==> run Y <==
Design mac_16bit, start of the top module:
module mac_16bit(out_rounded,md,mr,clk,rst);
output reg [26:0] out_rounded;
input [15:0] md,mr;               
input clk,rst;
reg [15:0] MD,MR;
reg [39:0] acc;
wire [39:0] mult_out;
wire [17:0] PP0,PP1,PP2,PP3,PP4,PP5,PP6,PP7,PP8;
reg [31:0] PP0_reg,PP1_reg,PP2_reg,PP3_reg,PP4_reg,PP5_reg,PP6_reg,PP7_reg,PP8_reg;
wire [31:0] PP0_FULL,PP1_FULL,PP2_FULL,PP3_FULL,PP4_FULL,PP5_FULL,PP6_FULL,PP7_FULL,PP8_FULL;
wire [7:0] neg;
wire [31:0] sum0,carry0,sum1,carry1,sum2,carry2,sum3,carry3,sum4,carry4,sum5,carry5,sum6,carry6;
wire [39:0] new_acc;
reg [2:0] setup_count;
reg setup_completed;
reg [8:0] count;
generatePartialProducts PP(.PP0(PP0),.PP1(PP1),.PP2(PP2),.PP3(PP3),.PP4(PP4),.PP5(PP5),.PP6(PP6),.PP7(PP7),.PP8(PP8),.neg(neg),.MD(MD),.MR(MR));
genvar i;
assign PP0_FULL[16:0] = PP0;
for(i=31; i>16; i=i-1) begin
  assign PP0_FULL[i] = PP0_FULL[16];
end
assign PP1_FULL[18:2] = PP1;
for(i=31; i>18; i=i-1) begin
  assign PP1_FULL[i] = PP1_FULL[18];
end
assign PP1_FULL[1] = 1'b0;
assign PP1_FULL[0] = neg[0];
assign PP2_FULL[20:4] = PP2;
for(i=31; i>20; i=i-1) begin
  assign PP2_FULL[i] = PP2_FULL[20];
end
assign PP2_FULL[3] = 1'b0;
assign PP2_FULL[2] = neg[1];
for(i=0; i<2; i=i+1) begin
  assign PP2_FULL[i] = 1'b0;
end
assign PP3_FULL[22:6] = PP3;
  ...
Settings: LEC_CHECK=0, CAP_MARGIN=40, CORE_MARGIN=2, CORE_UTILIZATION=72, CTS_CLUSTER_DIAMETER=260, CTS_CLUSTER_SIZE=15, PLACE_DENSITY_LB_ADDON=0.15, SETUP_SLACK_MARGIN=0.99, SLEW_MARGIN=20; clock period 3.45 ns.
run.sh (not shown) runs the stock make flow with config.mk's settings and CLKGATE_MAP_FILE=.
==> inputs of run H, as changes to run Y <==
CAP_MARGIN = 20   (was 40)
CORE_UTILIZATION = 65   (was 72)
CTS_CLUSTER_DIAMETER = not set   (was 260)
CTS_CLUSTER_SIZE = not set   (was 15)
PLACE_DENSITY_LB_ADDON = not set   (was 0.15)
SETUP_SLACK_MARGIN = not set   (was 0.99)
==> flow/constraint.sdc (replaced) <==
create_clock -name core_clock -period 4.6 [get_ports {clk}]
set_input_delay 0.9200 -clock core_clock [delete_from_list [all_inputs] [get_ports {clk}]]
set_output_delay 0.9200 -clock core_clock [all_outputs]
set_load 0.01 [all_outputs]
==> results <==
|  | run H | run Y |
|---|---|---|
| Clock latency reported for the late side of the worst-skew pair | 580 ps | 590 ps |
| N_diodes | 0 | 11 |
| Worst slew pin tran | 963 ps | 1060 ps |
| Status | complete, but fails checks | complete, but fails checks |
| Violated checks | negative setup slack | negative setup slack |
| Number of cell instances on the worst register-to-register path | 29 | 28 |
| CP peak stage delay | 560 ps | 810 ps |
| Number of warnings in the stage logs | 78 | 77 |
| Cells after DPL | 2884 | 2893 |
| Number of clock buffers inserted by TritonCTS | 30 | 21 |
| Area of all placed cells without fillers | 24400 sq um | 25100 sq um |
| Maximum clock frequency | 149 MHz | 119 MHz |
| Synthesis-to-finish area growth | 19.9% | 23.1% |
| First-pass GRT wire length | 89.9 mm | 105 mm |
| Period utilization | 145% | 244% |
| Worst endpoint required time | 5110 ps | 3910 ps |
| Top layer in use | met4 | met5 |
| CTS-repair resized insts | 65 | 89 |

---

==> v8 <==
Starting RTL as in the previous note.
Settings: LEC_CHECK=0, ABC_AREA=1, CAP_MARGIN=20, CORE_ASPECT_RATIO=1.05, CORE_MARGIN=2, CORE_UTILIZATION=40, CTS_CLUSTER_SIZE=26, GPL_TIMING_DRIVEN=0, MAX_ROUTING_LAYER=met5, SETUP_SLACK_MARGIN=0.91, SLEW_MARGIN=20, TNS_END_PERCENT=75; clock period 9.72 ns.
==> inputs of v16, as changes to v8 <==
ABC_AREA = not set   (was 1)
CAP_MARGIN = 5   (was 20)
CORE_ASPECT_RATIO = not set   (was 1.05)
CORE_UTILIZATION = 72   (was 40)
CTS_CLUSTER_SIZE = 75   (was 26)
GPL_TIMING_DRIVEN = not set   (was 0)
MAX_ROUTING_LAYER = not set   (was met5)
PLACE_DENSITY_LB_ADDON = 0.0   (was not set)
SETUP_SLACK_MARGIN = not set   (was 0.91)
TNS_END_PERCENT = not set   (was 75)
==> flow/constraint.sdc (replaced) <==
create_clock -name core_clock -period 6.24 [get_ports {clk}]
set_input_delay 1.2480 -clock core_clock [delete_from_list [all_inputs] [get_ports {clk}]]
set_output_delay 1.2480 -clock core_clock [all_outputs]
set_load 0.01 [all_outputs]
==> inputs of v27, as changes to v8 <==
ABC_AREA = not set   (was 1)
CORE_ASPECT_RATIO = not set   (was 1.05)
CTS_CLUSTER_SIZE = not set   (was 26)
GPL_TIMING_DRIVEN = not set   (was 0)
MAX_ROUTING_LAYER = not set   (was met5)
SETUP_SLACK_MARGIN = not set   (was 0.91)
TNS_END_PERCENT = not set   (was 75)
==> flow/constraint.sdc (replaced) <==
create_clock -name core_clock -period 6.9 [get_ports {clk}]
set_input_delay 1.3800 -clock core_clock [delete_from_list [all_inputs] [get_ports {clk}]]
set_output_delay 1.3800 -clock core_clock [all_outputs]
set_load 0.01 [all_outputs]
==> inputs of v23, as changes to v8 <==
ABC_AREA = not set   (was 1)
CORE_ASPECT_RATIO = not set   (was 1.05)
CORE_UTILIZATION = 72   (was 40)
CTS_CLUSTER_SIZE = 40   (was 26)
GPL_TIMING_DRIVEN = not set   (was 0)
MAX_ROUTING_LAYER = not set   (was met5)
PLACE_DENSITY_LB_ADDON = 0.0   (was not set)
SETUP_SLACK_MARGIN = not set   (was 0.91)
TNS_END_PERCENT = not set   (was 75)
==> flow/constraint.sdc (replaced) <==
create_clock -name core_clock -period 3.73 [get_ports {clk}]
set_input_delay 0.7460 -clock core_clock [delete_from_list [all_inputs] [get_ports {clk}]]
set_output_delay 0.7460 -clock core_clock [all_outputs]
set_load 0.01 [all_outputs]
==> comparison table <==
| quantity | v27 | v16 | v23 | v8 |
|---|---|---|---|---|
| Run status | finished clean | failed layout checks | failed layout checks | finished clean |
| Reasons for failing layout checks | - | setup timing | setup timing | - |
| Initial antenna violation count | 0 | 0 | 0 | 2 |
| Final count of negative-setup-slack endpoints | 0 | 14 | 33 | 0 |
| Cell Rows | 82 | 61 | 61 | 83 |
| Simple-gate portion of the synthesized area | 0.1369 | 0.1369 | 0.1369 | 0.1361 |
| Routing usage on met2 | 0.3260 | 0.6022 | 0.6567 | 0.4239 |
| Slowest cell delay on critical path | 0.53 ns | 0.54 ns | 0.58 ns | 0.86 ns |
| Area occupied by registers | 5132 um2 | 5151 um2 | 5150 um2 | 5125 um2 |
| Final clock period utilization by the worst path | 0.9603 | 1.062 | 1.906 | 0.7220 |
| Met1 WL | 25.23 mm | 22.89 mm | 23.62 mm | 27.95 mm |
| Routed WL | 54.39 mm | 56.80 mm | 65.29 mm | 64.35 mm |
| Layout clock area frac | 0.04758 | 0.04500 | 0.03753 | 0.05302 |

---

==> build 67 <==
mac_16bit again, from the RTL that the note above started with.
Settings: LEC_CHECK=0, ABC_AREA=0, CAP_MARGIN=25, CELL_PAD_IN_SITES_DETAIL_PLACEMENT=2, CORE_ASPECT_RATIO=1.19, CORE_MARGIN=2, CORE_UTILIZATION=32, CTS_CLUSTER_SIZE=12, GPL_ROUTABILITY_DRIVEN=0, GPL_TIMING_DRIVEN=0, HOLD_SLACK_MARGIN=0.09, MIN_ROUTING_LAYER=met2, SLEW_MARGIN=25; clock period 8.42 ns.
==> build 64 (differences from build 67) <==
==> flow/config.mk (replaced) <==
export PLATFORM = sky130hd
export DESIGN_NAME = mac_16bit
export DESIGN_NICKNAME = mac_16bit
export VERILOG_FILES = /design/flow/design.v
export SDC_FILE = /design/flow/constraint.sdc
export NUM_CORES = 4
export LEC_CHECK = 0
export ABC_AREA = 1
export CAP_MARGIN = 0
export CELL_PAD_IN_SITES_DETAIL_PLACEMENT = 2
export CELL_PAD_IN_SITES_GLOBAL_PLACEMENT = 1
export CORE_ASPECT_RATIO = 0.74
export CORE_MARGIN = 7
export CORE_UTILIZATION = 51
export CTS_CLUSTER_DIAMETER = 84
export CTS_CLUSTER_SIZE = 19
export GPL_ROUTABILITY_DRIVEN = 0
export MAX_ROUTING_LAYER = met4
export MIN_ROUTING_LAYER = met2
export PLACE_DENSITY_LB_ADDON = 0.01
export SLEW_MARGIN = 25
export TNS_END_PERCENT = 5
==> flow/constraint.sdc (replaced) <==
create_clock -name core_clock -period 7.72 [get_ports {clk}]
set_input_delay 1.5440 -clock core_clock [delete_from_list [all_inputs] [get_ports {clk}]]
set_output_delay 1.5440 -clock core_clock [all_outputs]
set_load 0.01 [all_outputs]
==> notes.md <==
yosys + openroad results -> outcome=stopped before the end, Failed at=5_1_grt, first error=[ERROR GRT-0232] Routing congestion too high. Check the congestion heatmap in the GUI., Area leader share=0.252, number of distinct library cells after synthesis=69, total gr overflow=116, count leader, synth=nand2_1, syn nets=2785, Port Buffers=59, die area=65700 um^2, row cnt=100, DP HPWL=80900 um, M2 GR Usage=0.727, placed cells=3321
The numbers above come from build 67.

==> notes.md <==
yosys + openroad results -> Top Ports=61, Basic Gates by Area=0.136, Failed at=3_5_place_dp, EDFF count, synth=0, Area leader share=0.257, syn nets=2838, Core Region=38600 um^2, ys flops=256, number of distinct library cells after synthesis=53, die area=44900 um^2, Mapped Cells=2499, Port Buffers=60, Main synth FF type=dfxtp_1, row cnt=62, outcome=stopped before the end, count leader, synth=inv_1, mux share=0.00169, Top logic family=adder cells, first error=[ERROR DPL-0033] detailed placement checks failed during check placement.
The numbers above come from build 64.


---

==> v20 <==
Starting RTL as in the previous note.
Design mac_16bit, start of the top module:
module mac_16bit(out_rounded,md,mr,clk,rst);
output reg [26:0] out_rounded;
input [15:0] md,mr;               
input clk,rst;
reg [15:0] MD,MR;
reg [39:0] acc;
wire [39:0] mult_out;
wire [17:0] PP0,PP1,PP2,PP3,PP4,PP5,PP6,PP7,PP8;
reg [31:0] PP0_reg,PP1_reg,PP2_reg,PP3_reg,PP4_reg,PP5_reg,PP6_reg,PP7_reg,PP8_reg;
wire [31:0] PP0_FULL,PP1_FULL,PP2_FULL,PP3_FULL,PP4_FULL,PP5_FULL,PP6_FULL,PP7_FULL,PP8_FULL;
wire [7:0] neg;
wire [31:0] sum0,carry0,sum1,carry1,sum2,carry2,sum3,carry3,sum4,carry4,sum5,carry5,sum6,carry6;
wire [39:0] new_acc;
reg [2:0] setup_count;
reg setup_completed;
reg [8:0] count;
generatePartialProducts PP(.PP0(PP0),.PP1(PP1),.PP2(PP2),.PP3(PP3),.PP4(PP4),.PP5(PP5),.PP6(PP6),.PP7(PP7),.PP8(PP8),.neg(neg),.MD(MD),.MR(MR));
genvar i;
assign PP0_FULL[16:0] = PP0;
for(i=31; i>16; i=i-1) begin
  assign PP0_FULL[i] = PP0_FULL[16];
end
assign PP1_FULL[18:2] = PP1;
for(i=31; i>18; i=i-1) begin
  assign PP1_FULL[i] = PP1_FULL[18];
end
assign PP1_FULL[1] = 1'b0;
assign PP1_FULL[0] = neg[0];
assign PP2_FULL[20:4] = PP2;
for(i=31; i>20; i=i-1) begin
  assign PP2_FULL[i] = PP2_FULL[20];
end
assign PP2_FULL[3] = 1'b0;
assign PP2_FULL[2] = neg[1];
for(i=0; i<2; i=i+1) begin
  assign PP2_FULL[i] = 1'b0;
end
assign PP3_FULL[22:6] = PP3;
for(i=31; i>22; i=i-1) begin
  assign PP3_FULL[i] = PP3_FULL[22];
end
assign PP3_FULL[5] = 1'b0;
assign PP3_FULL[4] = neg[2];
for(i=0; i<4; i=i+1) begin
  assign PP3_FULL[i] = 1'b0;
end
assign PP4_FULL[24:8] = PP4;
for(i=31; i>24; i=i-1) begin
  assign PP4_FULL[i] = PP4_FULL[24];
end
assign PP4_FULL[7] = 1'b0;
assign PP4_FULL[6] = neg[3];
for(i=0; i<6; i=i+1) begin
  assign PP4_FULL[i] = 1'b0;
end
assign PP5_FULL[26:10] = PP5;
for(i=31; i>26; i=i-1) begin
  assign PP5_FULL[i] = PP5_FULL[26];
end
assign PP5_FULL[9] = 1'b0;
assign PP5_FULL[8] = neg[4];
for(i=0; i<8; i=i+1) begin
  assign PP5_FULL[i] = 1'b0;
end
assign PP6_FULL[28:12] = PP6;
for(i=31; i>28; i=i-1) begin
  assign PP6_FULL[i] = PP6_FULL[28];
end
assign PP6_FULL[11] = 1'b0;
assign PP6_FULL[10] = neg[5];
for(i=0; i<10; i=i+1) begin
  assign PP6_FULL[i] = 1'b0;
end
assign PP7_FULL[30:14] = PP7;
assign PP7_FULL[31] = PP7_FULL[30];
assign PP7_FULL[13] = 1'b0;
assign PP7_FULL[12] = neg[6];
for(i=0; i<12; i=i+1) begin
  assign PP7_FULL[i] = 1'b0;
end
  ...
export LEC_CHECK = 0
export ABC_AREA = 1
export CAP_MARGIN = 20
export CELL_PAD_IN_SITES_DETAIL_PLACEMENT = 2
export CELL_PAD_IN_SITES_GLOBAL_PLACEMENT = 1
export CORE_ASPECT_RATIO = 0.74
export CORE_MARGIN = 7
export CORE_UTILIZATION = 40
export CTS_CLUSTER_DIAMETER = 84
export CTS_CLUSTER_SIZE = 19
export GPL_ROUTABILITY_DRIVEN = 0
export MAX_ROUTING_LAYER = met4
export MIN_ROUTING_LAYER = met2
export PLACE_DENSITY_LB_ADDON = 0.01
export SLEW_MARGIN = 25
export TNS_END_PERCENT = 70
create_clock -name core_clock -period 7.72 [get_ports {clk}]
==> v31 (differences from v20) <==
- ABC_AREA: 1 -> default
- CELL_PAD_IN_SITES_DETAIL_PLACEMENT: 2 -> default
- CELL_PAD_IN_SITES_GLOBAL_PLACEMENT: 1 -> default
- CORE_ASPECT_RATIO: 0.74 -> default
- CORE_MARGIN: 7 -> 2
- CORE_UTILIZATION: 40 -> 69
- CTS_CLUSTER_DIAMETER: 84 -> 202
- CTS_CLUSTER_SIZE: 19 -> 20
- GPL_ROUTABILITY_DRIVEN: 0 -> default
- MAX_ROUTING_LAYER: met4 -> default
- MIN_ROUTING_LAYER: met2 -> default
- PLACE_DENSITY_LB_ADDON: 0.01 -> default
- SLEW_MARGIN: 25 -> 20
- TNS_END_PERCENT: 70 -> default
==> flow/constraint.sdc (replaced) <==
create_clock -name core_clock -period 5.58 [get_ports {clk}]
set_input_delay 1.1160 -clock core_clock [delete_from_list [all_inputs] [get_ports {clk}]]
set_output_delay 1.1160 -clock core_clock [all_outputs]
set_load 0.01 [all_outputs]
==> summary of the runs <==
v20 completed with no timing, DRC or antenna violations. v31 completed and failed the layout checks on negative setup slack. In v31 the utilization is higher than in v20, by 37 points. Of v31 and v20, v31 has the higher cell area (gap about 8%, measured against v20). Between v31 and v20, the lower wire length is in v31 (gap about 20%, measured against v20). Between v31 and v20, the lower synthesized area is in v20 (gap 2.1%, measured against v20). Between v31 and v20, the lower worst hold slack is in v31 (gap 19 ps).

---

==> v37: inputs <==
Starting RTL as in the previous note.
clock: 10.1 ns
lec_check: 0
abc_area: 0
cap_margin: 20
cell_pad_in_sites_detail_placement: 2
core_aspect_ratio: 1.19
core_margin: 2
core_utilization: 32
cts_cluster_size: 57
gpl_routability_driven: 0
gpl_timing_driven: 0
slew_margin: 25
==> v24: changes against v37 <==
==> flow/config.mk (replaced) <==
export PLATFORM = sky130hd
export DESIGN_NAME = mac_16bit
export DESIGN_NICKNAME = mac_16bit
export VERILOG_FILES = /design/flow/design.v
export SDC_FILE = /design/flow/constraint.sdc
export NUM_CORES = 4
export LEC_CHECK = 0
export ABC_AREA = 1
export CAP_MARGIN = 20
export CELL_PAD_IN_SITES_GLOBAL_PLACEMENT = 0
export CORE_ASPECT_RATIO = 0.93
export CORE_MARGIN = 2
export CORE_UTILIZATION = 72
export CTS_CLUSTER_DIAMETER = 215
export GPL_ROUTABILITY_DRIVEN = 0
export MIN_ROUTING_LAYER = met1
export PLACE_DENSITY_LB_ADDON = 0.03
export SLEW_MARGIN = 20
export TNS_END_PERCENT = 70
==> flow/constraint.sdc (replaced) <==
create_clock -name core_clock -period 5.17 [get_ports {clk}]
set_input_delay 1.0340 -clock core_clock [delete_from_list [all_inputs] [get_ports {clk}]]
set_output_delay 1.0340 -clock core_clock [all_outputs]
set_load 0.01 [all_outputs]
==> reports/writeup.txt <==
In this run the worst path has a maximum fanout of 5. In the global route stage, overall resource usage came out at 34.86%.

The global routing usage on met2 came out at 57.13%. Minimum setup slack in the final design: 0.9739 ns. The flow ran to the end and the layout has no timing, DRC or antenna violations. Final hold analysis gives a worst-case slack of 0.4675 ns.
# the run above: v37

==> reports/writeup.txt <==
The run finished, with violations left. For the global routing usage on met2, the log shows 68.00%. With the minimum setup slack in the final design at -1.066 ns, the worst-case hold slack is 0.4722 ns. The run did not pass the layout checks because of setup timing. The logs give 2,838 for the number of nets in the synthesized netlist and 25 for the final tally of setup violations.

The tools report the total routing resource utilization after global routing as 38.21%. Along the worst path, the maximum fanout reaches 4.
# the run above: v24

